===== flow/config.mk =====
export PLATFORM = sky130hd
export DESIGN_NAME = cnn_accel
export DESIGN_NICKNAME = cnn_accel
export VERILOG_FILES = /design/flow/design.v
export SDC_FILE = /design/flow/constraint.sdc
export NUM_CORES = 4
export LEC_CHECK = 0
export ABC_AREA = 1
export CAP_MARGIN = 20
export CORE_MARGIN = 2
export CORE_UTILIZATION = 72
export CTS_CLUSTER_DIAMETER = 105
export SLEW_MARGIN = 5

===== flow/constraint.sdc =====
create_clock -name core_clock -period 6.33 [get_ports {clk}]
set_input_delay 1.2660 -clock core_clock [delete_from_list [all_inputs] [get_ports {clk}]]
set_output_delay 1.2660 -clock core_clock [all_outputs]
set_load 0.01 [all_outputs]

===== flow/design.v =====
module input_buffer #(parameter DATA_WIDTH = 8, parameter SIZE = 64)(
    input logic clk,
    input logic rst,
    input logic write_en,
    input logic [DATA_WIDTH-1:0] data_in,
    output logic [DATA_WIDTH-1:0] data_out,
    input logic [$clog2(SIZE)-1:0] read_addr,
    input logic [$clog2(SIZE)-1:0] write_addr
);
    logic [DATA_WIDTH-1:0] buffer [0:SIZE-1];
    always_ff @(posedge clk or posedge rst) begin
        if (rst)
            for (int i = 0; i < SIZE; i++) buffer[i] <= 0;
        else if (write_en)
            buffer[write_addr] <= data_in;
    end
    assign data_out = buffer[read_addr];
endmodule
module weight_buffer #(parameter DATA_WIDTH = 8, parameter SIZE = 9)(
    input logic clk,
    input logic rst,
    input logic write_en,
    input logic [DATA_WIDTH-1:0] data_in,
    input logic [$clog2(SIZE)-1:0] write_addr,
    output logic [SIZE*DATA_WIDTH-1:0] weights
);
    logic [DATA_WIDTH-1:0] buffer [0:SIZE-1];
    always_ff @(posedge clk or posedge rst) begin
        if (rst)
            for (int i = 0; i < SIZE; i++) buffer[i] <= 0;
        else if (write_en)
            buffer[write_addr] <= data_in;
    end
    for (genvar g = 0; g < SIZE; g++) begin : g_out
        assign weights[g*DATA_WIDTH +: DATA_WIDTH] = buffer[g];
    end
endmodule
module conv2d_core #(parameter DATA_WIDTH = 8)(
    input logic clk,
    input logic rst,
    input logic [9*DATA_WIDTH-1:0] input_window,
    input logic [9*DATA_WIDTH-1:0] weights,
    output logic signed [2*DATA_WIDTH-1:0] conv_out
);
    logic signed [2*DATA_WIDTH-1:0] acc, acc_next;
    always_comb begin
        acc_next = 0;
        for (int i = 0; i < 9; i++) begin
            acc_next += $signed(input_window[i*DATA_WIDTH +: DATA_WIDTH]) * $signed(weights[i*DATA_WIDTH +: DATA_WIDTH]);
        end
    end
    always_ff @(posedge clk or posedge rst) begin
        if (rst)
            acc <= 0;
        else
            acc <= acc_next;
    end
    assign conv_out = acc;
endmodule
module relu #(parameter DATA_WIDTH = 16)(
    input logic signed [DATA_WIDTH-1:0] in,
    output logic signed [DATA_WIDTH-1:0] out
);
    assign out = (in > 0) ? in : 0;
endmodule
module max_pool #(parameter DATA_WIDTH = 8)(
    input logic [DATA_WIDTH-1:0] in0, in1, in2, in3,
    output logic [DATA_WIDTH-1:0] out
);
    assign out = (in0 > in1) ? (in0 > in2 ? (in0 > in3 ? in0 : in3) : (in2 > in3 ? in2 : in3)) :
                              (in1 > in2 ? (in1 > in3 ? in1 : in3) : (in2 > in3 ? in2 : in3));
endmodule
module cnn_accel (
    input  logic        clk,
    input  logic        rst,
    input  logic        wr_en,
    input  logic        wr_sel,      
    input  logic [5:0]  wr_addr,
    input  logic [7:0]  wr_data,
    input  logic        start,
    output logic        ready,
    output logic        out_valid,
    output logic [15:0] out_data
);
    typedef enum logic [1:0] {S_IDLE, S_READ, S_CONV, S_POOL} state_t;
    state_t state;
    logic [3:0] k;           
    logic [1:0] s;           
    logic [1:0] py, px;      
    logic [7:0]  pix;
    logic [5:0]  rd_addr;
    logic [71:0] weights;
    logic [7:0]  win [0:8];
    logic [71:0] win_flat;
    logic signed [15:0] conv_out, relu_out;
    logic [15:0] pool_r [0:3];
    logic [15:0] pool_out;
    logic        out_valid_r;
    assign ready = (state == S_IDLE);
    input_buffer #(.DATA_WIDTH(8), .SIZE(64)) u_ibuf (
        .clk(clk), .rst(rst),
        .write_en(wr_en & ~wr_sel & ready),
        .data_in(wr_data),
        .data_out(pix),
        .read_addr(rd_addr),
        .write_addr(wr_addr)
    );
    weight_buffer #(.DATA_WIDTH(8), .SIZE(9)) u_wbuf (
        .clk(clk), .rst(rst),
        .write_en(wr_en & wr_sel & ready),
        .data_in(wr_data),
        .write_addr(wr_addr[3:0]),
        .weights(weights)
    );
    conv2d_core #(.DATA_WIDTH(8)) u_conv (
        .clk(clk), .rst(rst),
        .input_window(win_flat),
        .weights(weights),
        .conv_out(conv_out)
    );
    for (genvar g = 0; g < 9; g++) begin : g_win
        assign win_flat[g*8 +: 8] = win[g];
    end
    relu #(.DATA_WIDTH(16)) u_relu (.in(conv_out), .out(relu_out));
    max_pool #(.DATA_WIDTH(16)) u_pool (
        .in0(pool_r[0]), .in1(pool_r[1]), .in2(pool_r[2]), .in3(pool_r[3]),
        .out(pool_out)
    );
    logic [1:0] ky, kx;
    always_comb begin
        case (k)
            4'd0: begin ky = 2'd0; kx = 2'd0; end
            4'd1: begin ky = 2'd0; kx = 2'd1; end
            4'd2: begin ky = 2'd0; kx = 2'd2; end
            4'd3: begin ky = 2'd1; kx = 2'd0; end
            4'd4: begin ky = 2'd1; kx = 2'd1; end
            4'd5: begin ky = 2'd1; kx = 2'd2; end
            4'd6: begin ky = 2'd2; kx = 2'd0; end
            4'd7: begin ky = 2'd2; kx = 2'd1; end
            default: begin ky = 2'd2; kx = 2'd2; end
        endcase
    end
    logic [2:0] row, col;
    assign row = {py, 1'b0} + {2'b00, s[1]} + {1'b0, ky};
    assign col = {px, 1'b0} + {2'b00, s[0]} + {1'b0, kx};
    assign rd_addr = {row, col};
    always_ff @(posedge clk or posedge rst) begin
        if (rst) begin
            state       <= S_IDLE;
            k           <= 4'd0;
            s           <= 2'd0;
            py          <= 2'd0;
            px          <= 2'd0;
            out_valid_r <= 1'b0;
            for (int i = 0; i < 9; i++) win[i] <= 8'd0;
            for (int i = 0; i < 4; i++) pool_r[i] <= 16'd0;
        end else begin
            out_valid_r <= 1'b0;
            case (state)
                S_IDLE: begin
                    if (start) begin
                        state <= S_READ;
                        k  <= 4'd0;
                        s  <= 2'd0;
                        py <= 2'd0;
                        px <= 2'd0;
                    end
                end
                S_READ: begin
                    win[k] <= pix;
                    if (k == 4'd8) state <= S_CONV;
                    else k <= k + 4'd1;
                end
                S_CONV: begin
                    state <= S_POOL;
                end
                S_POOL: begin
                    pool_r[s] <= relu_out;
                    k <= 4'd0;
                    if (s == 2'd3) begin
                        out_valid_r <= 1'b1;
                        s <= 2'd0;
                        if (px == 2'd2) begin
                            px <= 2'd0;
                            if (py == 2'd2) begin
                                py <= 2'd0;
                                state <= S_IDLE;
                            end else begin
                                py <= py + 2'd1;
                                state <= S_READ;
                            end
                        end else begin
                            px <= px + 2'd1;
                            state <= S_READ;
                        end
                    end else begin
                        s <= s + 2'd1;
                        state <= S_READ;
                    end
                end
                default: state <= S_IDLE;
            endcase
        end
    end
    assign out_valid = out_valid_r;
    assign out_data  = pool_out;
endmodule

===== flow/run.sh =====
#!/bin/bash
# the make line also repeats each setting of config.mk as NAME=value (left out here)
make -C /OpenROAD-flow-scripts/flow DESIGN_CONFIG=/design/flow/config.mk WORK_HOME=/design/flow/orfs CLKGATE_MAP_FILE= finish

==> summary.txt, run 1 <==
run metrics: Top Ports 37, Switching Fraction 0.412, Fin. Hold Viols 0, num rows 105, top area contributor share 0.314, first-pass GRT wire length 298,000 um, pwr dens 247 nW/um2, core footprint 82,100 um2, clock root buffer clkbuf_16, post-synth top area cell dfrtp_1, initial antenna violation count 5, final setup vio count 12, syn_area_per_cell 8.10 um2, width of the die 292 um, critical hold path startpoint state[1], die height 292 um, buffer depth of the longest clock path 3, R2R setup slack -1.17 ns, RSZ-0062 raised after global routing true, Pre-antenna DRT Iters 8, post-synthesis register bit count 751, Final Worst Setup Slack -1.17 ns, tool warnings 52, Worst path depth 31, clk_skew 0.0544 ns, r2r startpoint u_wbuf.buffer[6][1], FA/HA/MAJ Cells, Area Fraction 0.292, Yosys chip area 59,800 um2, Post-Synthesis Cells 7,385, pre-CTS WS -1.24 ns, final-stage net count 8,568, Int Power 9.70 mW, FMAX 0.133 GHz, Yosys Instances 7,385, CP dominant cell by count fa_1, fraction of power consumed by sequential logic 0.310, vias per cell 5.98, number of global-route vias before repair 52.4k, comb pwr 6.28 mW, CP Capture Type flop, final wirelength 194,000 um, CTS Buf Count 82, Top pwr grp combinational cells, mapped cell area 59,800 um2, clk sinks 751, Floorplan Nets 8,385, CP arrival 8.05 ns, cts hold-fix bufs 0, Lkg Pwr 36.2 nW, top cells, area dfrtp_1 31%, fa_1 23%, nand2_1 15%, inv_1 8.6%, ha_1 6.1%, CTS tree done, Fail Reasons negative setup slack, count of library flops with an enable pin 0, Post-synth mux share 0, period utilization 1.18, Clock Latency Late Sink 0.68 ns, Net Sw Power 6.78 mW, CP Launch Type flop, Critical Path End u_conv.acc[15], Yosys cell types 46, Commonest cells post-synth 2,333 x nand2_1, 1,375 x inv_1, 750 x dfrtp_1, DRC viols 0, logic gate share of total power 0.381, WP buf/inv 9, detailed-placement wirelength estimate 143,000 um, Logic family by area adder cells, R2R depth 31, Worst Hold Class reg -> reg, overall power 16.5 mW, global placement routability congestion 1.04, initial DRC count 6,600, Worst Hold Path Cells 0, CP max stage delay 0.58 ns, P_clk 5.10 mW, Area Overhead vs Synth 11.7%, slowest stage cell on the critical path fa_2, worst hold endpoint state[3], number of buffers added on ports 36, Tmin final 7.50 ns, Simple Share, Synth 0.211, yosys xor share 0.00642, grt ovf 0, DR vias 52.0k, status complete, but fails checks, FFs w/ async S/R, synth 1.00, post-synthesis sequential area ratio 0.314, Power Sequential 5.11 mW, Data required, critical path 6.88 ns, post-route ant nets 0, Clock Pin Slew Worst Setup and Hold Paths 0.07 ns, die area 85,400 um2, top_reg_cell synth dfrtp_1, Yosys Warn Count 10, max-cap viol count 0, CP max FO 5, Top delay family on crit path adder cells, pin count of the biggest net entering global routing 183, FP Util 0.728, Clock power frac 0.309, Crit Path Category reg -> reg, Total GRT Usage 0.465, worst rel slew slack 0.177, worst slew pin tran 1.24 ns, drt wl/cell 22.3 um, Max IR drop VDD 0.707 mV, Setup crit start u_wbuf.buffer[6][1], reg-to-reg endpoint u_conv.acc[15], H-Tree Depth 3, aoi share 0.0666, final max-slew violation count 0, Synth top cell by count nand2_1
[per-stage QoR]
step                TNS (ns)  utilization  cells  hold slack (ns)  instance area (um2)
CTS                    -8.68        0.806   8663            0.354                66200
detailed placement    -10.22        0.768   8499            0.340                63000
global route          -11.68        0.813   8706            0.367                66800
global placement       -8.98        0.768   8498            0.337                63000
floorplan           -3928.88            -   7385            0.331                60300
finish                 -9.31        0.813   8707            0.356                66800
[final cells by class]
type                       instances  area, um2
antenna                            1       2.50
inverter                        1394       5240
fill                            5375      15300
timing repair buffer             429       3480
tap                             1070       1340
multi-input combinational       4910      35000
sequential                       751      18900
clock buffer                     117       2350
clock inverter                    35        514
[timing repair]
action | in CTS | in global routing
hold endpoints to repair | 0 | 0
endpoints found under the setup margin | 12 | 12
pin swaps | 38 | 93
gates resized | 80 | 131
buffers inserted | 13 | 43
[per-layer routing]
metal  routed length [um]  global-route usage  part of all wire  vias up
met3                27200               0.150              0.14      730
met1                70700               0.620              0.36    25200
met4                11400               0.225             0.059        6
met2                84500               0.694              0.44     3530
met5                  112                   0           0.00058        -
li1                     -                   -                 -    22600
==> run 2, diff against run 1 <==
ABC_AREA = not set   (was 1)
CAP_MARGIN = 30   (was 20)
CELL_PAD_IN_SITES_DETAIL_PLACEMENT = 1   (was not set)
CORE_MARGIN = 4   (was 2)
CORE_UTILIZATION = 63   (was 72)
CTS_CLUSTER_DIAMETER = not set   (was 105)
GPL_ROUTABILITY_DRIVEN = 0   (was not set)
GPL_TIMING_DRIVEN = 1   (was not set)
MAX_ROUTING_LAYER = met4   (was not set)
PLACE_DENSITY_LB_ADDON = 0.16   (was not set)
SLEW_MARGIN = 0   (was 5)
TNS_END_PERCENT = 20   (was not set)
clock period = 5.68 ns   (was 6.33 ns; I/O delays follow)
==> run 2 against run 1 <==
The run now fails in 5_1_grt. Synthesized area is 2.0% lower. Die area is 15% higher. Synthesized cell count is 28% lower.
==> summary.txt, run 2 <==
yosys + openroad results -> top cells, area dfrtp_1 32%, fa_1 24%, mux2_2 12%, ha_1 6.2%, inv_1 5.4%, CTS Buf Count 84 (+2.4%), Simple Share, Synth 0.103 (-0.108), core footprint 91,900 um2 (+12%), num rows 111 (+5.7%), H-Tree Depth 3 (unchanged), pre-CTS WS -2.54 ns (-1.30 ns), top_reg_cell synth dfrtp_1, FFs w/ async S/R, synth 1.00 (unchanged), FA/HA/MAJ Cells, Area Fraction 0.298 (+0.00603), placed instance area 63,400 um2 (+0.58%), aoi share 0.0714 (+0.00479), cts hold-fix bufs 0 (unchanged), die area 97,900 um2 (+15%), detailed-placement wirelength estimate 189,000 um (+33%), mapped cell area 58,600 um2 (-2.0%), Logic family by area adder cells, syn_area_per_cell 11.0 um2 (+36%), buffer depth of the longest clock path 3 (unchanged), Post-synth mux share 0.124 (+0.124), Synth top cell by count inv_1, clock root buffer clkbuf_16, Post-Synthesis Cells 5,308 (-28%), Stop stage 5_1_grt, post-synth top area cell dfrtp_1, Yosys Warn Count 10 (unchanged), Yosys cell types 84 (+83%), post-synthesis sequential area ratio 0.321 (+0.00649), count of library flops with an enable pin 0 (unchanged), FP Util 0.637 (-0.0910), width of the die 313 um (+7.1%), number of buffers added on ports 36 (unchanged), yosys xor share 0.0140 (+0.00759), status aborted with a tool error, Floorplan Nets 6,308 (-25%), Yosys Instances 5,308 (-28%), Tool Error [ERROR GRT-0116] Global routing finished with congestion. Check the congestion regions in the DRC Viewer., die height 313 um (+7.1%), Top Ports 37 (unchanged), post-synthesis register bit count 751 (unchanged), Commonest cells post-synth 836 x inv_1, 750 x dfrtp_1, 691 x fa_1, clk sinks 751 (unchanged), post-placement cell count 6,824 (-20%), top area contributor share 0.320 (+0.00648), grt ovf 1,565, Yosys chip area 58,600 um2 (-2.0%), Total GRT Usage 0.870
[run 2: what timing repair did]
| item | 4_1_cts |
|---|---|
| endpoints found under the setup margin | 101 |
| pin swaps | 122 |
| setup buffers | 43 |
| resized | 229 |
| hold endpoints to repair | 0 |
| gates cloned | 0 |
[run 2: metal layers]
layer,GRT overflow,GRT usage
met4,419,0.880
met3,81,0.735
met5,-,-
met1,57,0.847
met2,1008,0.992
==> run 3, diff against run 2 <==
CAP_MARGIN = 20   (was 30)
CELL_PAD_IN_SITES_DETAIL_PLACEMENT = not set   (was 1)
CORE_MARGIN = 2   (was 4)
CORE_UTILIZATION = 72   (was 63)
CTS_CLUSTER_SIZE = 10   (was not set)
GPL_ROUTABILITY_DRIVEN = not set   (was 0)
GPL_TIMING_DRIVEN = not set   (was 1)
MAX_ROUTING_LAYER = not set   (was met4)
PLACE_DENSITY_LB_ADDON = not set   (was 0.16)
SLEW_MARGIN = 20   (was 0)
TNS_END_PERCENT = not set   (was 20)
clock period = 7.97 ns   (was 5.68 ns; I/O delays follow)
==> run 3 against run 2 <==
Now clean on timing, DRC and antenna. Synthesized cell count unchanged. Die area down 15%. Synthesized area unchanged.
==> summary.txt, run 3 <==
run metrics: status timing/DRC/antenna clean, Yosys chip area 58,600 um2 (unchanged), syn_area_per_cell 11.0 um2 (unchanged), comb pwr 9.88 mW, Yosys cell types 84 (unchanged), DRC viols 0, post-route ant nets 0, Commonest cells post-synth 836 x inv_1, 750 x dfrtp_1, 691 x fa_1, logic gate share of total power 0.537, buffer depth of the longest clock path 3 (unchanged), width of the die 289 um (-7.6%), die area 83,700 um2 (-15%), critical hold path startpoint state[1], Yosys Instances 5,308 (unchanged), pre-CTS WS 0.155 ns (+2.70 ns), Worst Hold Class reg -> reg, reg-to-reg endpoint u_conv.acc[15], top_reg_cell synth dfrtp_1, initial antenna violation count 13, Pre-antenna DRT Iters 6, CTS tree done, clk_skew 0.0420 ns, num rows 104 (-6.3%), worst slew pin tran 1.24 ns, R2R setup slack 0.23 ns, Setup crit start win[4][3], R2R depth 22, top cells, area dfrtp_1 32%, fa_1 24%, mux2_2 12%, ha_1 6.2%, inv_1 5.4%, Final Worst Setup Slack 0.228 ns, die height 289 um (-7.6%), Logic family by area adder cells, Yosys Warn Count 10 (unchanged), CP max FO 9, Top pwr grp combinational cells, Clock power frac 0.212, FMAX 0.129 GHz, Net Sw Power 8.76 mW, final-stage net count 6,368, cts hold-fix bufs 0 (unchanged), Post-Synthesis Cells 5,308 (unchanged), slowest stage cell on the critical path fa_1, WP buf/inv 2, Worst path depth 22, FILL cells 5,248, P_clk 3.91 mW, FA/HA/MAJ Cells, Area Fraction 0.298 (unchanged), Clock Pin Slew Worst Setup and Hold Paths 0.06 ns, Total GRT Usage 0.446, fraction of power consumed by sequential logic 0.251, number of buffers added on ports 36 (unchanged), Top Ports 37 (unchanged), post-CTS setup repair buffer count 0 (-100%), FFs w/ async S/R, synth 1.00 (unchanged), max-cap viol count 0, clock root buffer clkbuf_16, final cell utilization of the core 0.787, Data required, critical path 8.55 ns, post-synthesis register bit count 751 (unchanged), Worst Hold Path Cells 0, Critical Path End u_conv.acc[15], aoi share 0.0714 (unchanged), pwr dens 290 nW/um2, r2r startpoint win[4][3], number of global-route vias before repair 44.3k, Max IR drop VDD 0.394 mV, DR vias 42.2k, worst rel slew slack 0.169, tool warnings 53, post-synthesis sequential area ratio 0.321 (unchanged), Area Overhead vs Synth 8.28%, Fin. Hold Viols 0, Floorplan Nets 6,308 (unchanged), Crit Path Category reg -> reg, FP Util 0.727 (+0.0901), Tmin final 7.74 ns, period utilization 0.971, CP Capture Type flop, CP dominant cell by count fa_1, Lkg Pwr 31.4 nW, crit-path cells and2_1 > fa_1 > fa_1 > fa_1 > inv_1 > fa_1 > fa_1 > inv_1 > fa_1 > fa_1 > fa_1 > fa_1 > fa_1 > ha_1 > nor2b_1 > o21ai_0 > nand2b_1 > and2_1 > o41ai_2 > o21ai_0 > o41ai_2 > xnor2_1, Simple Share, Synth 0.103 (unchanged), mapped cell area 58,600 um2 (unchanged), Int Power 9.65 mW, pin count of the biggest net entering global routing 171, core footprint 80,500 um2 (-12%), final wirelength 179,000 um, final setup vio count 0, clk sinks 751 (unchanged), initial DRC count 4,885, global placement routability congestion 1.01, CP arrival 8.32 ns, CP Launch Type flop, vias per cell 6.52, CTS Buf Count 89 (+6.0%), worst hold endpoint state[3], Post-synth mux share 0.124 (unchanged), grt ovf 0, H-Tree Depth 3 (unchanged), post-synth top area cell dfrtp_1, final max-slew violation count 0, CP max stage delay 0.66 ns, post-CTS resize count 0 (-100%), Top delay family on crit path adder cells, Switching Fraction 0.476, drt wl/cell 27.7 um, Power Sequential 4.62 mW, Clock Latency Late Sink 0.70 ns, detailed-placement wirelength estimate 129,000 um (-32%), first-pass GRT wire length 273,000 um, yosys xor share 0.0140 (unchanged), Synth top cell by count inv_1, top area contributor share 0.320 (unchanged), count of library flops with an enable pin 0 (unchanged)
run 3: final cells by class:
cell class,count,area (um2),share of cell area
Antenna cell,6,15.0,0.000237
Clock buffer,113,2420,0.0381
Inverter,839,3150,0.0497
Sequential cell,751,18800,0.297
Tap cell,1060,1330,0.0209
Timing Repair Buffer,180,1500,0.0236
Multi-Input combinational cell,3507,35900,0.567
Clock inverter,13,269,0.00424
run 3: layer usage:
layer / part of all wire / wire (um) / global-route usage / vias to the layer above
met3: 0.10 / 17900 / 0.102 / 741
met4: 0.087 / 15600 / 0.316 / 6
met5: 0.00022 / 39 / 0 / -
met2: 0.45 / 79800 / 0.669 / 2570
met1: 0.37 / 66000 / 0.581 / 21400
li1: - / - / - / 17500
run 3: metrics by stage:
stage	hold slack [ns]	area, um2	TNS [ns]	power (mW)	instances
floorplan	0.331	58600	-2939.89	9.78	5308
global placement	0.360	60600	0	13.9	6335
detailed placement	0.344	60600	0	14.0	6335
CTS	0.366	63300	0	18.0	6461
global route	0.369	63400	-0.0201	19.0	6464
finish	0.365	63400	0	18.4	6469
==> run 4, diff against run 3 <==
CORE_UTILIZATION = 68   (was 72)
CTS_CLUSTER_SIZE = 35   (was 10)
clock period = 6.18 ns   (was 7.97 ns; I/O delays follow)
==> run 4 against run 3 <==
The layout now fails its checks (negative setup slack). Non-clock buffer count increased by 299. First-iteration DRC count decreased by 0.72%. Routed wire length increased by 2.9%. Flip-flop count unchanged. Worst setup slack got worse by 1.5 ns. Clock power increased by about 40%. Critical path depth increased by 4. Hold slack got worse by 0.00088 ns. Sequential share of layout area decreased by 1.5 points. Register-to-register slack got worse by 1.5 ns. Critical endpoint unchanged. Largest power group unchanged.
==> summary.txt, run 4 <==
run metrics: H-Tree Depth 3 (unchanged), WP buf/inv 7 (+5), RSZ-0062 raised after global routing true, Yosys cell types 84 (unchanged), Worst Hold Path Cells 0 (unchanged), pre-CTS WS -1.45 ns (-1.60 ns), DR vias 43.1k (+2.1%), CP max stage delay 0.61 ns (-0.05 ns), die height 298 um (+2.9%), drt wl/cell 26.8 um (-3.2%), initial antenna violation count 5 (-8), aoi share 0.0714 (unchanged), status complete, but fails checks, cts hold-fix bufs 0 (unchanged), global placement routability congestion 0.992 (-1.3%), clk_skew 0.0473 ns (+0.00533 ns), Synth top cell by count inv_1, Post-Synthesis Cells 5,308 (unchanged), Clock power frac 0.214 (+0.002), clk sinks 751 (unchanged), Yosys Instances 5,308 (unchanged), fraction of power consumed by sequential logic 0.227 (-0.024), Top pwr grp combinational cells, post-synth top area cell dfrtp_1, first-pass GRT wire length 279,000 um (+2.5%), period utilization 1.21 (+0.237), Clock Pin Slew Worst Setup and Hold Paths 0.06 ns (about the same), final max-slew violation count 0 (unchanged), CP Launch Type flop, Max IR drop VDD 0.486 mV (+23%), worst hold endpoint state[3], mapped cell area 58,600 um2 (unchanged), Fin. Hold Viols 0 (unchanged), CP dominant cell by count fa_1, Lkg Pwr 33.2 nW (+5.7%), Final Non-Filler Cells 6,876 (+6.3%), Worst Hold Class reg -> reg, CP max FO 7 (-2), R2R depth 26 (+18%), Logic family by area adder cells, overall power 25.6 mW (+39%), post-route ant nets 0 (unchanged), top cells, area dfrtp_1 32%, fa_1 24%, mux2_2 12%, ha_1 6.2%, inv_1 5.4%, Yosys chip area 58,600 um2 (unchanged), die area 88,500 um2 (+5.8%), hold_ws 0.364 ns (-0.000881 ns), Post-synth mux share 0.124 (unchanged), Yosys Warn Count 10 (unchanged), Critical Path End u_conv.acc[15], post-placement cell count 6,700 (+5.8%), grt ovf 0 (unchanged), count of library flops with an enable pin 0 (unchanged), Commonest cells post-synth 836 x inv_1, 750 x dfrtp_1, 691 x fa_1, detailed-placement wirelength estimate 137,000 um (+6.5%), post-synthesis register bit count 751 (unchanged), worst slew pin tran 1.27 ns (+0.0274 ns), top area contributor share 0.320 (unchanged), Final Worst Setup Slack -1.29 ns (-1.52 ns), final wirelength 184,000 um (+2.9%), number of global-route vias before repair 44.7k (+0.94%), FILL cells 5,601 (+6.7%), core footprint 85,300 um2 (+5.9%), yosys xor share 0.0140 (unchanged), storage element area 18,800 um2 (about the same), CTS Buf Count 84 (-5.6%), final cell utilization of the core 0.783 (-0.00437), Data required, critical path 6.77 ns (-1.78 ns), post-synthesis sequential area ratio 0.321 (unchanged), top_reg_cell synth dfrtp_1, final-stage net count 6,662 (+4.6%), CP arrival 8.06 ns (-0.26 ns), Pre-antenna DRT Iters 8 (+2), Fail Reasons negative setup slack, Clock Latency Late Sink 0.69 ns (about the same), CTS tree done, FA/HA/MAJ Cells, Area Fraction 0.298 (unchanged), width of the die 298 um (+2.9%), final setup vio count 12 (+12), tool warnings 52 (-1.9%), buffer depth of the longest clock path 3 (unchanged), FMAX 0.134 GHz (+3.6%), r2r startpoint win[0][7], max-cap viol count 0 (unchanged), num rows 107 (+2.9%), clock root buffer clkbuf_16, logic gate share of total power 0.559 (+0.022), syn_area_per_cell 11.0 um2 (unchanged), pin count of the biggest net entering global routing 163 (-4.7%), reg-to-reg endpoint u_conv.acc[15], Tmin final 7.47 ns (-0.272 ns), Net Sw Power 11.6 mW (+33%), CP Capture Type flop, P_clk 5.47 mW (+40%), Setup crit start win[0][7], vias per cell 6.27 (-3.9%), Simple Share, Synth 0.103 (unchanged), Floorplan Nets 6,308 (unchanged), FP Util 0.687 (-0.0404), Int Power 14.0 mW (+45%), worst rel slew slack 0.151 (-0.0184), Area Overhead vs Synth 14.0%, Top Ports 37 (unchanged), Total GRT Usage 0.427 (-0.0194), R2R setup slack -1.29 ns (-1.52 ns), initial DRC count 4,850 (-0.72%), DRC viols 0 (unchanged), Worst path depth 26 (+18%), pwr dens 383 nW/um2 (+32%), comb. cell area 36,400 um2 (+1.3%), comb pwr 14.3 mW (+45%), FFs w/ async S/R, synth 1.00 (unchanged), Power Sequential 5.81 mW (+26%), Switching Fraction 0.455 (-0.0207), number of buffers added on ports 36 (unchanged), critical hold path startpoint state[1], Crit Path Category reg -> reg, slowest stage cell on the critical path fa_1, Top delay family on crit path adder cells
[run 4: final cells by class]
type	count	share of cell area
tap	1144	0.0214
inverter	839	0.0472
multi-input combinational	3507	0.545
clock inverter	42	0.00927
clock buffer	109	0.0356
antenna	5	0.000187
sequential	751	0.282
timing repair buffer	479	0.0594
[run 4: timing repair]
action	in CTS	in global routing
buffers inserted	12	9
gates resized	65	66
pin swaps	22	28
endpoints found under the setup margin	12	28
[run 4: layer usage]
layer / vias up / part of all wire / track usage
li1: 18100 / - / -
met1: 21900 / 0.38 / 0.560
met2: 2364 / 0.45 / 0.652
met3: 705 / 0.089 / 0.0830
met4: 4 / 0.084 / 0.286
met5: - / 0.00014 / 0
[run 4: stage by stage]
stage	area, um2	setup TNS, ns
final	66800	-10.43
after global routing	66800	-13.03
after CTS	66500	-9.89
after detailed placement	63200	-10.95
after global placement	63200	-9.78
after floorplan	58900	-4020.80
==> run 5, diff against run 4 <==
ABC_AREA = 1   (was not set)
CELL_PAD_IN_SITES_GLOBAL_PLACEMENT = 2   (was not set)
CORE_ASPECT_RATIO = 1.18   (was not set)
CORE_UTILIZATION = 40   (was 68)
CTS_CLUSTER_DIAMETER = 170   (was not set)
CTS_CLUSTER_SIZE = not set   (was 35)
GPL_TIMING_DRIVEN = 0   (was not set)
MAX_ROUTING_LAYER = met4   (was not set)
PLACE_DENSITY_LB_ADDON = 0.28   (was not set)
TNS_END_PERCENT = 75   (was not set)
clock period = 10.0 ns   (was 6.18 ns; I/O delays follow)
==> run 5 against run 4 <==
Combinational power decreased by about 70%. Sequential share of layout area about the same. Fmax is 13% lower. Die area increased by 72%. Now clean on timing, DRC and antenna. Routed wire length rose by 36%. Utilization is 34 points lower. Synthesized cell count increased by 39%. Clock power shrank 32%.
==> summary.txt, run 5 <==
run metrics: post-synthesis sequential area ratio 0.314 (-0.00649), R2R depth 27 (+3.8%), post-CTS setup repair buffer count 0 (-12), final-stage net count 8,550 (+28%), period utilization 0.856 (-0.353), Setup crit start win[8][7], post-synthesis register bit count 751 (unchanged), tool warnings 36 (-31%), CP max stage delay 0.64 ns (+0.03 ns), DR vias 49.6k (+15%), syn_area_per_cell 8.10 um2 (-27%), critical hold path startpoint state[1], cts hold-fix bufs 0 (unchanged), final setup vio count 0 (-12), logic gate share of total power 0.385 (-0.174), CP Capture Type flop, Post-synth mux share 0 (-0.124), fraction of power consumed by sequential logic 0.284 (+0.057), num rows 154 (+44%), R2R setup slack 1.44 ns (+2.73 ns), Switching Fraction 0.428 (-0.0268), status timing/DRC/antenna clean, Top delay family on crit path adder cells, placed instance area 63,400 um2 (+0.35%), grt ovf 0 (unchanged), yosys xor share 0.00642 (-0.00759), initial DRC count 4,585 (-5.5%), worst slew pin tran 1.28 ns (+0.00680 ns), core footprint 149,000 um2 (+75%), Crit Path Category reg -> reg, CP max FO 9 (+2), Total GRT Usage 0.345 (-0.0819), initial antenna violation count 17 (+12), max-cap viol count 0 (unchanged), global placement routability congestion 1.10 (+10%), Yosys Instances 7,385 (+39%), CP dominant cell by count fa_1, detailed-placement wirelength estimate 201,000 um (+47%), number of global-route vias before repair 50.1k (+12%), FILL cells 15.2k (+170%), FFs w/ async S/R, synth 1.00 (unchanged), Area Overhead vs Synth 11.6%, slowest stage cell on the critical path fa_1, Post-Synthesis Cells 7,385 (+39%), r2r startpoint win[8][7], FP Util 0.401 (-0.285), CTS Buf Count 91 (+8.3%), Worst path depth 27 (+3.8%), Synth top cell by count nand2_1, H-Tree Depth 3 (unchanged), Worst Hold Class reg -> reg, post-route ant nets 0 (unchanged), FMAX 0.117 GHz (-13%), Pre-antenna DRT Iters 6 (-2), aoi share 0.0666 (-0.00479), Lkg Pwr 35.3 nW (+6.3%), Critical Path End u_conv.acc[15], Logic family by area adder cells, drt wl/cell 26.2 um (-2.4%), reg-to-reg endpoint u_conv.acc[15], Commonest cells post-synth 2,333 x nand2_1, 1,375 x inv_1, 750 x dfrtp_1, Top Ports 37 (unchanged), buffer depth of the longest clock path 3 (unchanged), die height 424 um (+43%), post-CTS resize count 0 (-100%), Simple Share, Synth 0.211 (+0.108), Max IR drop VDD 0.263 mV (-46%), Clock Pin Slew Worst Setup and Hold Paths 0.06 ns (about the same), worst hold endpoint state[3], number of buffers added on ports 36 (unchanged), Clock power frac 0.331 (+0.117), first-pass GRT wire length 363,000 um (+30%), fin area 66,700 um2 (about the same), top_reg_cell synth dfrtp_1, CTS tree done, FA/HA/MAJ Cells, Area Fraction 0.292 (-0.00603), clk_skew 0.0549 ns (+0.00755 ns), clock root buffer clkbuf_16, Int Power 6.42 mW (-54%), Clock Latency Late Sink 0.77 ns (+0.08 ns), pwr dens 168 nW/um2 (-56%), top cells, area dfrtp_1 31%, fa_1 23%, nand2_1 15%, inv_1 8.6%, ha_1 6.1%, Tmin final 8.56 ns (+1.09 ns), count of library flops with an enable pin 0 (unchanged), die area 153,000 um2 (+72%), vias per cell 5.18 (-17%), comb. cell area 34,500 um2 (-5.2%), WP buf/inv 7 (unchanged), setup_tns 0 ns (+10.43 ns), Yosys cell types 46 (-45%), CP arrival 9.19 ns (+1.13 ns), pin count of the biggest net entering global routing 34 (-79%), DRC viols 0 (unchanged), worst rel slew slack 0.146 (-0.00455), final max-slew violation count 0 (unchanged), RSZ-0062 raised after global routing false, hold_ws 0.347 ns (-0.0174 ns), Fin. Hold Viols 0 (unchanged), Net Sw Power 4.81 mW (-59%), width of the die 360 um (+21%), final wirelength 251,000 um (+36%), post-synth top area cell dfrtp_1, Yosys chip area 59,800 um2 (+2.1%), Data required, critical path 10.63 ns (+3.86 ns), comb pwr 4.32 mW (-70%), CP Launch Type flop, clk sinks 751 (unchanged), Power Sequential 3.19 mW (-45%), Worst Hold Path Cells 0 (unchanged), top area contributor share 0.314 (-0.00648), Yosys Warn Count 10 (unchanged), P_clk 3.72 mW (-32%), storage element area 18,800 um2 (-0.13%), mapped cell area 59,800 um2 (+2.1%), Top pwr grp combinational cells, Floorplan Nets 8,385 (+33%)
[run 5: cell type report]
class,instances,share of cell area
diodes,10,0.000375
plain buffers,330,0.0200
clock buffers,125,0.0392
clock inverters,42,0.0101
inverters,1394,0.0785
multi-input cells,4910,0.517
flip-flops and latches,751,0.282
well taps,1950,0.0366
repair buffers,72,0.0165
[run 5: metal layers]
metal	vias up	wire, um	global-route usage
li1	22600	-	-
met1	24800	97800	0.409
met2	1622	117000	0.544
met3	608	12300	0.0379
met4	0	24000	0.260
met5	-	0	-
[run 5: through the flow]
stage	total power, mW	setup WS (ns)	cells	utilization
finish	11.2	1.44	9584	0.448
global route	11.7	0.913	9580	0.448
CTS	11.2	1.31	9574	0.448
detailed placement	7.44	1.34	9407	0.426
global placement	7.39	-8.16	9371	0.420
floorplan	5.48	-2.29	7385	-
==> run 6, diff against run 5 <==
ABC_AREA = not set   (was 1)
CELL_PAD_IN_SITES_GLOBAL_PLACEMENT = not set   (was 2)
CORE_ASPECT_RATIO = not set   (was 1.18)
CORE_UTILIZATION = 65   (was 40)
CTS_CLUSTER_DIAMETER = not set   (was 170)
GPL_TIMING_DRIVEN = not set   (was 0)
MAX_ROUTING_LAYER = not set   (was met4)
PLACE_DENSITY_LB_ADDON = not set   (was 0.28)
TNS_END_PERCENT = not set   (was 75)
clock period = 6.06 ns   (was 10.0 ns; I/O delays follow)
==> run 6 against run 5 <==
Now fails the layout checks on negative setup slack. Synthesized cell count down 28%. Count of clock-buffer cells in the layout fell by 3. Fmax increased by 14%. Worst setup slack got worse by 2.9 ns. Global-route usage rose by 6.0 points. Clock power rose by 52%. Critical path type unchanged. Cell count down 28%.
==> summary.txt, run 6 <==
run metrics: status complete, but fails checks, Fail Reasons negative setup slack, final cell utilization of the core 0.748 (+0.300), clock root buffer clkbuf_16, final setup vio count 12 (+12), FMAX 0.133 GHz (+14%), Logic family by area adder cells, CP arrival 8.04 ns (-1.15 ns), width of the die 304 um (-15%), reg-to-reg endpoint u_conv.acc[15], logic gate share of total power 0.563 (+0.178), CTS Buf Count 87 (-4.4%), Total GRT Usage 0.405 (+0.0596), top cells, area dfrtp_1 32%, fa_1 24%, mux2_2 12%, ha_1 6.2%, inv_1 5.4%, die area 92,500 um2 (-39%), storage element area 18,800 um2 (+0.18%), Final Non-Filler Cells 6,927 (-28%), top area contributor share 0.320 (+0.00648), num rows 110 (-29%), final max-slew violation count 0 (unchanged), mapped cell area 58,600 um2 (-2.0%), worst hold endpoint state[3], Top Ports 37 (unchanged), FA/HA/MAJ Cells, Area Fraction 0.298 (+0.00603), top_reg_cell synth dfrtp_1, CP dominant cell by count fa_1, worst rel slew slack 0.149 (+0.00296), Commonest cells post-synth 836 x inv_1, 750 x dfrtp_1, 691 x fa_1, CP max stage delay 0.56 ns (-0.08 ns), Setup crit start u_wbuf.buffer[3][2], syn_area_per_cell 11.0 um2 (+36%), post-synthesis sequential area ratio 0.321 (+0.00649), global placement routability congestion 1.01 (-7.6%), Net Sw Power 12.0 mW (+150%), Floorplan Nets 6,308 (-25%), Lkg Pwr 33.3 nW (-5.5%), number of buffers added on ports 36 (unchanged), drt wl/cell 26.2 um (+0.20%), buffer depth of the longest clock path 3 (unchanged), WP buf/inv 5 (-2), R2R setup slack -1.43 ns (-2.87 ns), Clock Latency Late Sink 0.70 ns (-0.07 ns), final-stage net count 6,678 (-22%), FP Util 0.654 (+0.252), Max IR drop VDD 0.634 mV (+140%), overall power 26.4 mW (+140%), detailed-placement wirelength estimate 137,000 um (-32%), vias per cell 6.11 (+18%), clk_skew 0.0481 ns (-0.00676 ns), Final Worst Setup Slack -1.43 ns (-2.87 ns), max-cap viol count 0 (unchanged), pin count of the biggest net entering global routing 145 (+330%), crit-path cells buf_4 > and2_4 > fa_1 > fa_1 > inv_1 > fa_1 > inv_1 > fa_1 > fa_1 > fa_2 > fa_1 > fa_1 > fa_1 > inv_1 > fa_1 > inv_2 > ha_4 > o21ai_1 > nand2b_1 > and2_4 > o41ai_4 > o21ai_2 > o41ai_2 > xnor2_1, Yosys Warn Count 10 (unchanged), count of library flops with an enable pin 0 (unchanged), die height 304 um (-28%), Data required, critical path 6.61 ns (-4.02 ns), Synth top cell by count inv_1, critical hold path startpoint state[1], post-route ant nets 0 (unchanged), CP Launch Type flop, Int Power 14.4 mW (+120%), P_clk 5.64 mW (+52%), Clock power frac 0.213 (-0.118), FFs w/ async S/R, synth 1.00 (unchanged), slowest stage cell on the critical path fa_1, pwr dens 394 nW/um2 (+130%), Top delay family on crit path adder cells, Yosys chip area 58,600 um2 (-2.0%), R2R depth 24 (-11%), Worst Hold Class reg -> reg, Critical Path End u_conv.acc[15], Worst Hold Path Cells 0 (unchanged), Simple Share, Synth 0.103 (-0.108), Switching Fraction 0.454 (+0.0260), comb. cell area 36,400 um2 (+5.5%), DR vias 42.3k (-15%), Yosys Instances 5,308 (-28%), Pre-antenna DRT Iters 6 (unchanged), Fin. Hold Viols 0 (unchanged), Post-Synthesis Cells 5,308 (-28%), FILL cells 6,311 (-58%), post-placement cell count 6,727 (-28%), CTS tree done, H-Tree Depth 3 (unchanged), RSZ-0062 raised after global routing true, Clock Pin Slew Worst Setup and Hold Paths 0.06 ns (about the same), Crit Path Category reg -> reg, yosys xor share 0.0140 (+0.00759), core footprint 89,600 um2 (-40%), CP Capture Type flop, pre-CTS WS -1.53 ns (-2.87 ns), DRC viols 0 (unchanged), fraction of power consumed by sequential logic 0.224 (-0.060), comb pwr 14.9 mW (+240%), post-synth top area cell dfrtp_1, initial antenna violation count 3 (-14), period utilization 1.24 (+0.380), number of global-route vias before repair 43.9k (-12%), CP max FO 3 (-6), worst slew pin tran 1.27 ns (-0.00529 ns), clk sinks 751 (unchanged), aoi share 0.0714 (+0.00479), grt ovf 0 (unchanged), initial DRC count 4,326 (-5.6%), Top pwr grp combinational cells, final wirelength 182,000 um (-28%), Area Overhead vs Synth 14.4%, post-synthesis register bit count 751 (unchanged), Post-synth mux share 0.124 (+0.124), Yosys cell types 84 (+83%), Tmin final 7.49 ns (-1.07 ns), first-pass GRT wire length 277,000 um (-24%), Power Sequential 5.92 mW (+86%), r2r startpoint u_wbuf.buffer[3][2], tool warnings 52 (+44%), Worst path depth 24 (-11%)
run 6: stage by stage:
step	TNS, ns	hold slack [ns]	instance area (um2)
floorplan	-4094.14	0.331	58900
global placement	-11.50	0.340	63200
detailed placement	-12.23	0.354	63200
CTS	-11.51	0.357	66700
global route	-14.79	0.364	67000
finish	-12.14	0.360	67000
run 6: layout make-up:
class / count / area share
antenna: 2 / 0.0000747
clock buffer: 122 / 0.0379
clock inverter: 38 / 0.00769
inverter: 839 / 0.0470
multi-input combinational: 3507 / 0.543
sequential: 751 / 0.281
tap: 1176 / 0.0220
timing repair buffer: 492 / 0.0614
run 6: what timing repair did:
| item | CTS | global route |
|---|---|---|
| endpoints found under the setup margin | 12 | 28 |
| resized | 95 | 55 |
| pin swaps | 50 | 51 |
| hold buffers | 0 | 0 |
| setup buffers | 19 | 21 |
run 6: metal layers:
metal	wire length, um	vias to the layer above	track usage
li1	-	18100	-
met1	70500	21600	0.537
met2	82600	2007	0.626
met3	14500	571	0.0703
met4	14200	0	0.253
met5	0	-	0
==> run 7, diff against run 6 <==
ABC_AREA = 1   (was not set)
CELL_PAD_IN_SITES_GLOBAL_PLACEMENT = 2   (was not set)
CORE_ASPECT_RATIO = 0.97   (was not set)
CORE_UTILIZATION = 34   (was 65)
GPL_TIMING_DRIVEN = 1   (was not set)
HOLD_SLACK_MARGIN = 0.23   (was not set)
MAX_ROUTING_LAYER = met4   (was not set)
MIN_ROUTING_LAYER = met1   (was not set)
PLACE_DENSITY_LB_ADDON = 0.29   (was not set)
clock period = 4.72 ns   (was 6.06 ns; I/O delays follow)
==> run 7 against run 6 <==
The layout still fails its checks (negative setup slack). Utilization shrank 34 points. Critical path type unchanged. Clock skew up 0.032 ns. Non-clock buffer count grew 130. Sequential power up 16%. Critical path depth up 3. Synthesized area rose by 2.1%. Count of clock-buffer cells in the layout is 26 higher. First-iteration DRC count is 4.2% lower. Global-route usage shrank 14 points. Worst setup slack worse by 1.3 ns. Hold slack lost 0.011 ns.
==> summary.txt, run 7 <==
run metrics: status complete, but fails checks, Fail Reasons negative setup slack, worst slew pin tran 1.13 ns (-0.137 ns), drt wl/cell 22.2 um (-16%), Max IR drop VDD 0.834 mV (+32%), worst hold endpoint state[3], Yosys Warn Count 10 (unchanged), RSZ-0062 raised after global routing true, slowest stage cell on the critical path fa_2, placed instance area 66,400 um2 (+5.1%), Int Power 14.5 mW (+0.82%), CP max stage delay 0.62 ns (+0.06 ns), max-cap viol count 0 (unchanged), Final Worst Setup Slack -2.72 ns (-1.29 ns), reg-to-reg endpoint u_conv.acc[14], period utilization 1.58 (+0.341), CP max FO 8 (+5), H-Tree Depth 3 (unchanged), Worst path depth 27 (+13%), clk sinks 751 (unchanged), Lkg Pwr 37.5 nW (+13%), fraction of power consumed by sequential logic 0.281 (+0.057), top cells, area dfrtp_1 31%, fa_1 23%, nand2_1 15%, inv_1 8.6%, ha_1 6.1%, CTS tree done, yosys xor share 0.00642 (-0.00759), FFs w/ async S/R, synth 1.00 (unchanged), number of global-route vias before repair 50.0k (+14%), Yosys Instances 7,385 (+39%), post-route ant nets 0 (unchanged), Yosys cell types 46 (-45%), Fin. Hold Viols 0 (unchanged), CP Launch Type flop, Data required, critical path 5.31 ns (-1.30 ns), cts hold-fix bufs 0 (unchanged), Floorplan Nets 8,385 (+33%), Critical Path End u_conv.acc[14], Synth top cell by count nand2_1, CP Capture Type flop, CP dominant cell by count fa_1, R2R depth 27 (+13%), FA/HA/MAJ Cells, Area Fraction 0.292 (-0.00603), Area Overhead vs Synth 19.0%, initial DRC count 4,146 (-4.2%), FMAX 0.134 GHz (+0.64%), Simple Share, Synth 0.211 (+0.108), mapped cell area 59,800 um2 (+2.1%), aoi share 0.0666 (-0.00479), Setup crit start win[6][7], Clock Latency Late Sink 0.75 ns (+0.05 ns), syn_area_per_cell 8.10 um2 (-27%), post-synth top area cell dfrtp_1, CTS Buf Count 96 (+10%), overall power 24.4 mW (-7.7%), first-pass GRT wire length 337,000 um (+22%), final setup vio count 14 (+2), Tmin final 7.44 ns (-0.0474 ns), post-synthesis sequential area ratio 0.314 (-0.00649), post-synthesis register bit count 751 (unchanged), comb. cell area 35,300 um2 (-3.0%), clock root buffer clkbuf_16, width of the die 430 um (+41%), core footprint 175,000 um2 (+95%), Pre-antenna DRT Iters 6 (unchanged), P_clk 7.62 mW (+35%), Post-Synthesis Cells 7,385 (+39%), r2r startpoint win[6][7], die area 179,000 um2 (+94%), top_reg_cell synth dfrtp_1, logic gate share of total power 0.406 (-0.157), final wirelength 225,000 um (+24%), Clock Pin Slew Worst Setup and Hold Paths 0.06 ns (about the same), num rows 151 (+37%), Top delay family on crit path adder cells, CP arrival 8.03 ns (about the same), Commonest cells post-synth 2,333 x nand2_1, 1,375 x inv_1, 750 x dfrtp_1, Yosys chip area 59,800 um2 (+2.1%), Power Sequential 6.87 mW (+16%), comb pwr 9.92 mW (-33%), storage element area 18,900 um2 (+0.25%), pre-CTS WS -2.91 ns (-1.38 ns), WP buf/inv 6 (+1), clk_skew 0.0805 ns (+0.0324 ns), Total GRT Usage 0.261 (-0.143), Switching Fraction 0.404 (-0.0502), initial antenna violation count 5 (+2), Clock power frac 0.312 (+0.099), die height 417 um (+37%), Logic family by area adder cells, R2R setup slack -2.72 ns (-1.29 ns), top area contributor share 0.314 (-0.00648), grt ovf 0 (unchanged), fin area 71,100 um2 (+6.1%), detailed-placement wirelength estimate 173,000 um (+27%), Worst Hold Path Cells 0 (unchanged), setup_tns -29.72 ns (-17.59 ns), Top pwr grp combinational cells, pin count of the biggest net entering global routing 151 (+4.1%), DR vias 49.3k (+16%), Net Sw Power 9.86 mW (-18%), vias per cell 4.86 (-20%), buffer depth of the longest clock path 3 (unchanged), final-stage net count 8,775 (+31%), pwr dens 343 nW/um2 (-13%), final cell utilization of the core 0.407 (-0.341), number of buffers added on ports 36 (unchanged), global placement routability congestion 0.917 (-9.4%), worst rel slew slack 0.240 (+0.0912), final max-slew violation count 0 (unchanged), count of library flops with an enable pin 0 (unchanged), Crit Path Category reg -> reg, Top Ports 37 (unchanged), Post-synth mux share 0 (-0.124), FP Util 0.342 (-0.311), tool warnings 44 (-15%), critical hold path startpoint state[1], DRC viols 0 (unchanged), FILL cells 18.0k (+190%), Worst Hold Class reg -> reg
==> run 7: stage by stage <==
stage / cells / hold WS (ns)
final: 10100 / 0.349
after CTS: 10100 / 0.350
after global placement: 9905 / 0.337
after floorplan: 7385 / 0.331
after detailed placement: 9905 / 0.336
after global routing: 10100 / 0.353
==> run 7: final cells by class <==
class / count / area share
clock inverters: 22 / 0.00519
diodes: 2 / 0.0000704
inverters: 1394 / 0.0741
multi-input cells: 4910 / 0.496
well taps: 2295 / 0.0404
flip-flops and latches: 751 / 0.265
repair buffers: 622 / 0.0782
clock buffers: 148 / 0.0402
==> run 7: per-layer routing <==
| layer | wire length [um] | track usage | part of all wire | up-vias |
|---|---|---|---|---|
| li1 | - | - | - | 23000 |
| met1 | 107000 | 0.377 | 0.48 | 24800 |
| met2 | 100000 | 0.395 | 0.45 | 1300 |
| met3 | 12800 | 0.0324 | 0.057 | 224 |
| met4 | 4600 | 0.0535 | 0.020 | 0 |
| met5 | 0 | - | 0 | - |
==> run 7: timing repair <==
item                       in CTS  in global routing
hold endpoints to repair        0                  0
pin swaps                      96                 89
gates resized                 171                160
setup buffers                  31                 38
setup endpoints to repair      30                 84
==> run 8, diff against run 7 <==
ABC_AREA = not set   (was 1)
CELL_PAD_IN_SITES_GLOBAL_PLACEMENT = not set   (was 2)
CORE_ASPECT_RATIO = not set   (was 0.97)
CORE_UTILIZATION = 72   (was 34)
CTS_CLUSTER_SIZE = 74   (was not set)
GPL_TIMING_DRIVEN = not set   (was 1)
HOLD_SLACK_MARGIN = not set   (was 0.23)
MIN_ROUTING_LAYER = not set   (was met1)
PLACE_DENSITY_LB_ADDON = 0.19   (was 0.29)
clock period = 12.5 ns   (was 4.72 ns; I/O delays follow)
==> run 8 against run 7 <==
The run now finishes clean. Routed wire length fell by 21%. Sequential power fell by 56%. Power fell by 52%. Sequential share of layout area rose by 3.4 points. Flip-flop count did not move. Clock power fell by 67%. Die area fell by 53%. Combinational power fell by 39%. Cell count fell by 37%. Critical path depth fell by 5. Critical endpoint is now u_conv.acc[15]. Largest cell class unchanged. Largest power group unchanged. Highest routed layer unchanged.
==> summary.txt, run 8 <==
run metrics: Area Overhead vs Synth 7.29%, Net Sw Power 5.54 mW (-44%), clock root buffer clkbuf_16, CTS Buf Count 82 (-15%), Top Ports 37 (unchanged), worst hold endpoint state[3], Top Metal Used met4, top cells, area dfrtp_1 32%, fa_1 24%, mux2_2 12%, ha_1 6.2%, inv_1 5.4%, Setup crit start win[3][5], pin count of the biggest net entering global routing 170 (+13%), final wirelength 177,000 um (-21%), vias per cell 6.57 (+35%), Lkg Pwr 31.1 nW (-17%), post-CTS setup repair buffer count 0 (-100%), WP buf/inv 2 (-4), DRC viols 0 (unchanged), Int Power 6.11 mW (-58%), aoi share 0.0714 (+0.00479), worst rel slew slack 0.167 (-0.0729), Yosys Warn Count 10 (unchanged), CP max FO 9 (+1), Simple Share, Synth 0.103 (-0.108), post-synthesis register bit count 751 (unchanged), top_reg_cell synth dfrtp_1, count of library flops with an enable pin 0 (unchanged), Switching Fraction 0.476 (+0.0715), CP dominant cell by count fa_1, Floorplan Nets 6,308 (-25%), Total GRT Usage 0.454 (+0.193), met2 routed WL 79,300 um (-21%), die area 83,700 um2 (-53%), die height 289 um (-31%), detailed-placement wirelength estimate 126,000 um (-27%), buffer depth of the longest clock path 3 (unchanged), Post-Synthesis Cells 5,308 (-28%), number of global-route vias before repair 43.8k (-12%), post-route ant nets 0 (unchanged), Data required, critical path 13.10 ns (+7.79 ns), Logic family by area adder cells, initial antenna violation count 4 (-1), Top delay family on crit path adder cells, Crit Path Category reg -> reg, tool warnings 45 (+2.3%), fraction of power consumed by sequential logic 0.260 (-0.021), Yosys Instances 5,308 (-28%), number of buffers added on ports 36 (unchanged), clk_skew 0.0379 ns (-0.0426 ns), grt ovf 0 (unchanged), core footprint 80,500 um2 (-54%), r2r startpoint win[3][5], critical hold path startpoint state[1], logic gate share of total power 0.522 (+0.116), top area contributor share 0.320 (+0.00648), drt wl/cell 27.6 um (+24%), Worst Hold Path Cells 0 (unchanged), Worst path depth 22 (-19%), clk sinks 751 (unchanged), CP max stage delay 0.64 ns (+0.02 ns), Commonest cells post-synth 836 x inv_1, 750 x dfrtp_1, 691 x fa_1, Synth top cell by count inv_1, post-placement cell count 6,261 (-37%), Clock Pin Slew Worst Setup and Hold Paths 0.06 ns (about the same), CP Launch Type flop, WL met3 18,700 um (+46%), post-synth top area cell dfrtp_1, placed instance area 60,000 um2 (-9.7%), R2R depth 22 (-19%), Max IR drop VDD 0.239 mV (-71%), Top pwr grp combinational cells, mapped cell area 58,600 um2 (-2.0%), Pre-antenna DRT Iters 7 (+1), fin area 62,900 um2 (-12%), Power Sequential 3.03 mW (-56%), hold_ws 0.360 ns (+0.0115 ns), Clock Latency Late Sink 0.68 ns (-0.07 ns), initial DRC count 4,727 (+14%), overall power 11.6 mW (-52%), R2R setup slack 4.26 ns (+6.98 ns), comb pwr 6.08 mW (-39%), CP Capture Type flop, global placement routability congestion 1.01 (+11%), reg-to-reg endpoint u_conv.acc[15], Critical Path End u_conv.acc[15], FFs w/ async S/R, synth 1.00 (unchanged), setup_tns 0 ns (+29.72 ns), yosys xor share 0.0140 (+0.00759), syn_area_per_cell 11.0 um2 (+36%), first-pass GRT wire length 270,000 um (-20%), Clock power frac 0.218 (-0.094), max-cap viol count 0 (unchanged), num rows 104 (-31%), FA/HA/MAJ Cells, Area Fraction 0.298 (+0.00603), FMAX 0.121 GHz (-9.7%), Tmin final 8.24 ns (+0.796 ns), status timing/DRC/antenna clean, metal1 wirelength 64,200 um (-40%), CP arrival 8.84 ns (+0.81 ns), Yosys chip area 58,600 um2 (-2.0%), final setup vio count 0 (-14), final max-slew violation count 0 (unchanged), Worst Hold Class reg -> reg, final-stage net count 6,288 (-28%), width of the die 289 um (-33%), H-Tree Depth 3 (unchanged), slowest stage cell on the critical path fa_1, DR vias 42.2k (-15%), worst slew pin tran 1.24 ns (+0.106 ns), Fin. Hold Viols 0 (unchanged), Post-synth mux share 0.124 (+0.124), post-synthesis sequential area ratio 0.321 (+0.00649), Yosys cell types 84 (+83%), P_clk 2.54 mW (-67%), pwr dens 185 nW/um2 (-46%), FP Util 0.727 (+0.385), crit-path cells and2_1 > fa_1 > fa_1 > inv_1 > fa_1 > inv_1 > fa_1 > fa_1 > fa_1 > fa_1 > fa_1 > fa_1 > fa_1 > ha_1 > nor2b_1 > o21ai_0 > nand2b_1 > and2_1 > o41ai_1 > o21ai_0 > o41ai_1 > xnor2_1, CTS tree done, post-CTS resize count 0 (-100%), period utilization 0.659 (-0.918), RSZ-0062 raised after global routing false, cts hold-fix bufs 0 (unchanged), Final Non-Filler Cells 6,413 (-37%)
## run 8: per-stage QoR
stage | utilization | setup WS, ns
2_1_floorplan | - | -0.295
3_3_place_gp | 0.745 | 4.43
4_1_cts | 0.779 | 4.29
5_1_grt | 0.780 | 3.77
3_5_place_dp | 0.745 | 4.32
6_report | 0.780 | 4.26
## run 8: layout make-up
cell class	instances	area, um2
Antenna cell	6	15.0
Clock buffer	108	2290
Clock inverter	35	485
Fill cell	5215	17700
Inverter	839	3150
Multi-Input combinational cell	3507	35900
Sequential cell	751	18800
Tap cell	1060	1330
Timing Repair Buffer	107	911
## run 8: layer usage
| layer | up-vias | track usage |
|---|---|---|
| li1 | 17300 | - |
| met1 | 21300 | 0.573 |
| met2 | 2737 | 0.661 |
| met3 | 797 | 0.109 |
| met4 | 0 | 0.297 |
| met5 | - | - |
==> run 9, diff against run 8 <==
ABC_AREA = 1   (was not set)
CORE_ASPECT_RATIO = 0.52   (was not set)
CTS_CLUSTER_SIZE = not set   (was 74)
MAX_ROUTING_LAYER = not set   (was met4)
PLACE_DENSITY = 0.66   (was not set)
PLACE_DENSITY_LB_ADDON = not set   (was 0.19)
clock period = 4.61 ns   (was 12.5 ns; I/O delays follow)
==> run 9 against run 8 <==
The flow now stops in 5_1_grt. Synthesized cell count is 39% higher. Synthesized area is 2.1% higher. Die area is 2.2% higher.
==> summary.txt, run 9 <==
yosys + openroad results -> status aborted with a tool error, Stop stage 5_1_grt, Tool Error [ERROR GRT-0116] Global routing finished with congestion. Check the congestion regions in the DRC Viewer., top area contributor share 0.314 (-0.00648), CTS Buf Count 72 (-12%), Yosys chip area 59,800 um2 (+2.1%), top_reg_cell synth dfrtp_1, Total GRT Usage 0.684, Floorplan Nets 8,385 (+33%), num rows 76 (-27%), placed instance area 65,200 um2 (+8.7%), syn_area_per_cell 8.10 um2 (-27%), post-placement cell count 8,740 (+40%), top cells, area dfrtp_1 31%, fa_1 23%, nand2_1 15%, inv_1 8.6%, ha_1 6.1%, clock root buffer clkbuf_16, core footprint 82,500 um2 (+2.5%), count of library flops with an enable pin 0 (unchanged), Simple Share, Synth 0.211 (+0.108), Yosys Warn Count 10 (unchanged), H-Tree Depth 3 (unchanged), Synth top cell by count nand2_1, Top Ports 37 (unchanged), FP Util 0.724 (-0.00289), Yosys Instances 7,385 (+39%), width of the die 404 um (+40%), post-synthesis register bit count 751 (unchanged), die height 212 um (-27%), grt ovf 105, Post-synth mux share 0 (-0.124), yosys xor share 0.00642 (-0.00759), Logic family by area adder cells, buffer depth of the longest clock path 3 (unchanged), Post-Synthesis Cells 7,385 (+39%), mapped cell area 59,800 um2 (+2.1%), post-synthesis sequential area ratio 0.314 (-0.00649), global placement routability congestion 1.08 (+6.5%), number of buffers added on ports 36 (unchanged), FA/HA/MAJ Cells, Area Fraction 0.292 (-0.00603), Yosys cell types 46 (-45%), Commonest cells post-synth 2,333 x nand2_1, 1,375 x inv_1, 750 x dfrtp_1, clk sinks 751 (unchanged), post-synth top area cell dfrtp_1, aoi share 0.0666 (-0.00479), pre-CTS WS -3.38 ns (-7.70 ns), die area 85,500 um2 (+2.2%), FFs w/ async S/R, synth 1.00 (unchanged), detailed-placement wirelength estimate 187,000 um (+48%)
run 9: layer usage:
layer | track usage | overflow
met5 | 0.305 | 1
met1 | 0.791 | 6
met2 | 0.799 | 48
met3 | 0.574 | 12
met4 | 0.447 | 38
run 9: metrics by stage:
stage	power, mW	hold WS, ns	TNS (ns)
3_3_place_gp	16.2	0.333	-32.87
3_5_place_dp	16.4	0.336	-35.98
4_1_cts	23.1	0.353	-33.90
2_1_floorplan	11.9	0.331	-4983.36
run 9: what timing repair did:
action                                  in CTS
buffers inserted                            54
gates resized                              207
pin swaps                                  120
hold buffers                                 0
endpoints found under the setup margin      45
cloned                                       0
==> run 10, diff against run 9 <==
ABC_AREA = not set   (was 1)
CORE_ASPECT_RATIO = not set   (was 0.52)
CORE_UTILIZATION = 63   (was 72)
PLACE_DENSITY = not set   (was 0.66)
clock period = 12.1 ns   (was 4.61 ns; I/O delays follow)
==> run 10 against run 9 <==
Die area rose by 12%. The run now finishes clean. Synthesized cell count is 28% lower. Synthesized area fell by 2.0%.
==> summary.txt, run 10 <==
run metrics: Yosys Instances 5,308 (-28%), Synth top cell by count inv_1, CP max FO 9, mapped cell area 58,600 um2 (-2.0%), Yosys cell types 84 (+83%), global placement routability congestion 0.955 (-12%), die area 95,400 um2 (+12%), Worst path depth 23, final setup vio count 0, Commonest cells post-synth 836 x inv_1, 750 x dfrtp_1, 691 x fa_1, clk_skew 0.0357 ns, Logic family by area adder cells, Total GRT Usage 0.386, count of library flops with an enable pin 0 (unchanged), post-synthesis register bit count 751 (unchanged), Max IR drop VDD 0.257 mV, final wirelength 177,000 um, final-stage net count 6,293, Lkg Pwr 31.2 nW, num rows 111 (+46%), DR vias 40.8k, Switching Fraction 0.472, Crit Path Category reg -> reg, CP Capture Type flop, comb pwr 6.21 mW, syn_area_per_cell 11.0 um2 (+36%), Power Sequential 3.13 mW, Critical Path End u_conv.acc[15], Data required, critical path 12.69 ns, vias per cell 6.17, R2R setup slack 3.98 ns, CTS Buf Count 85 (+18%), crit-path cells and2_1 > inv_1 > fa_1 > inv_1 > fa_1 > fa_1 > fa_1 > fa_1 > inv_1 > fa_1 > fa_1 > inv_1 > fa_1 > fa_1 > inv_1 > fa_1 > inv_1 > ha_1 > and2_1 > o41ai_1 > o21ai_0 > o41ai_1 > xnor2_1, Fin. Hold Viols 0, slowest stage cell on the critical path dfrtp_1, aoi share 0.0714 (+0.00479), Net Sw Power 5.69 mW, tool warnings 44, Area Overhead vs Synth 7.91%, status timing/DRC/antenna clean, yosys xor share 0.0140 (+0.00759), Floorplan Nets 6,308 (-25%), post-route ant nets 0, Clock Pin Slew Worst Setup and Hold Paths 0.06 ns, drt wl/cell 26.8 um, H-Tree Depth 3 (unchanged), initial DRC count 3,995, Worst Hold Class reg -> reg, buffer depth of the longest clock path 3 (unchanged), Pre-antenna DRT Iters 8, fraction of power consumed by sequential logic 0.260, DRC viols 0, number of global-route vias before repair 42.3k, CP dominant cell by count fa_1, core footprint 91,900 um2 (+11%), Yosys chip area 58,600 um2 (-2.0%), post-synth top area cell dfrtp_1, setup_tns 0 ns, CP max stage delay 0.54 ns, number of buffers added on ports 36 (unchanged), post-CTS resize count 0 (-100%), CTS tree done, WP buf/inv 6, top area contributor share 0.320 (+0.00648), period utilization 0.671, comb. cell area 35,900 um2, width of the die 309 um (-23%), initial antenna violation count 5, top_reg_cell synth dfrtp_1, Worst Hold Path Cells 0, Setup crit start win[7][7], FMAX 0.123 GHz, pwr dens 191 nW/um2, hold_ws 0.348 ns, detailed-placement wirelength estimate 129,000 um (-31%), Tmin final 8.12 ns, CP Launch Type flop, worst rel slew slack 0.174, Post-synth mux share 0.124 (+0.124), Clock power frac 0.225, RSZ-0062 raised after global routing false, pin count of the biggest net entering global routing 156, clock root buffer clkbuf_16, first-pass GRT wire length 270,000 um, worst slew pin tran 1.23 ns, die height 309 um (+46%), top cells, area dfrtp_1 32%, fa_1 24%, mux2_2 12%, ha_1 6.2%, inv_1 5.4%, Clock Latency Late Sink 0.69 ns, Post-Synthesis Cells 5,308 (-28%), R2R depth 23, logic gate share of total power 0.515, cts hold-fix bufs 0 (unchanged), Yosys Warn Count 10 (unchanged), FA/HA/MAJ Cells, Area Fraction 0.298 (+0.00603), critical hold path startpoint state[1], final max-slew violation count 0, max-cap viol count 0, P_clk 2.71 mW, overall power 12.1 mW, fin area 63,200 um2, Simple Share, Synth 0.103 (-0.108), Top pwr grp combinational cells, CP arrival 8.71 ns, r2r startpoint win[7][7], post-CTS setup repair buffer count 0 (-100%), clk sinks 751 (unchanged), reg-to-reg endpoint u_conv.acc[15], post-synthesis sequential area ratio 0.321 (+0.00649), Top Ports 37 (unchanged), placed instance area 60,300 um2 (-7.6%), FILL cells 7,055, Top delay family on crit path adder cells, FFs w/ async S/R, synth 1.00 (unchanged), storage element area 18,800 um2, grt ovf 0, Int Power 6.37 mW, worst hold endpoint state[3], FP Util 0.637 (-0.0872)
[run 10: through the flow]
step | instances | utilization | setup WS (ns)
after floorplan | 5308 | - | -0.615
after global placement | 6449 | 0.656 | 4.08
after detailed placement | 6449 | 0.656 | 4.03
after CTS | 6606 | 0.687 | 4.01
after global routing | 6606 | 0.687 | 3.46
final | 6608 | 0.688 | 3.98
[run 10: area by class of cell]
cell class,instances,share of cell area
multi-input cells,3507,0.568
flip-flops and latches,751,0.297
inverters,839,0.0499
clock buffers,123,0.0394
well taps,1243,0.0246
repair buffers,109,0.0143
clock inverters,34,0.00657
diodes,2,0.0000792
[run 10: routing by layer]
metal,global-route usage,up-vias,part of all wire
li1,-,17300,-
met1,0.521,21000,0.40
met2,0.594,1975,0.45
met3,0.0591,545,0.076
met4,0.240,0,0.076
met5,0,-,0
Power and IR drop assume default switching activity.
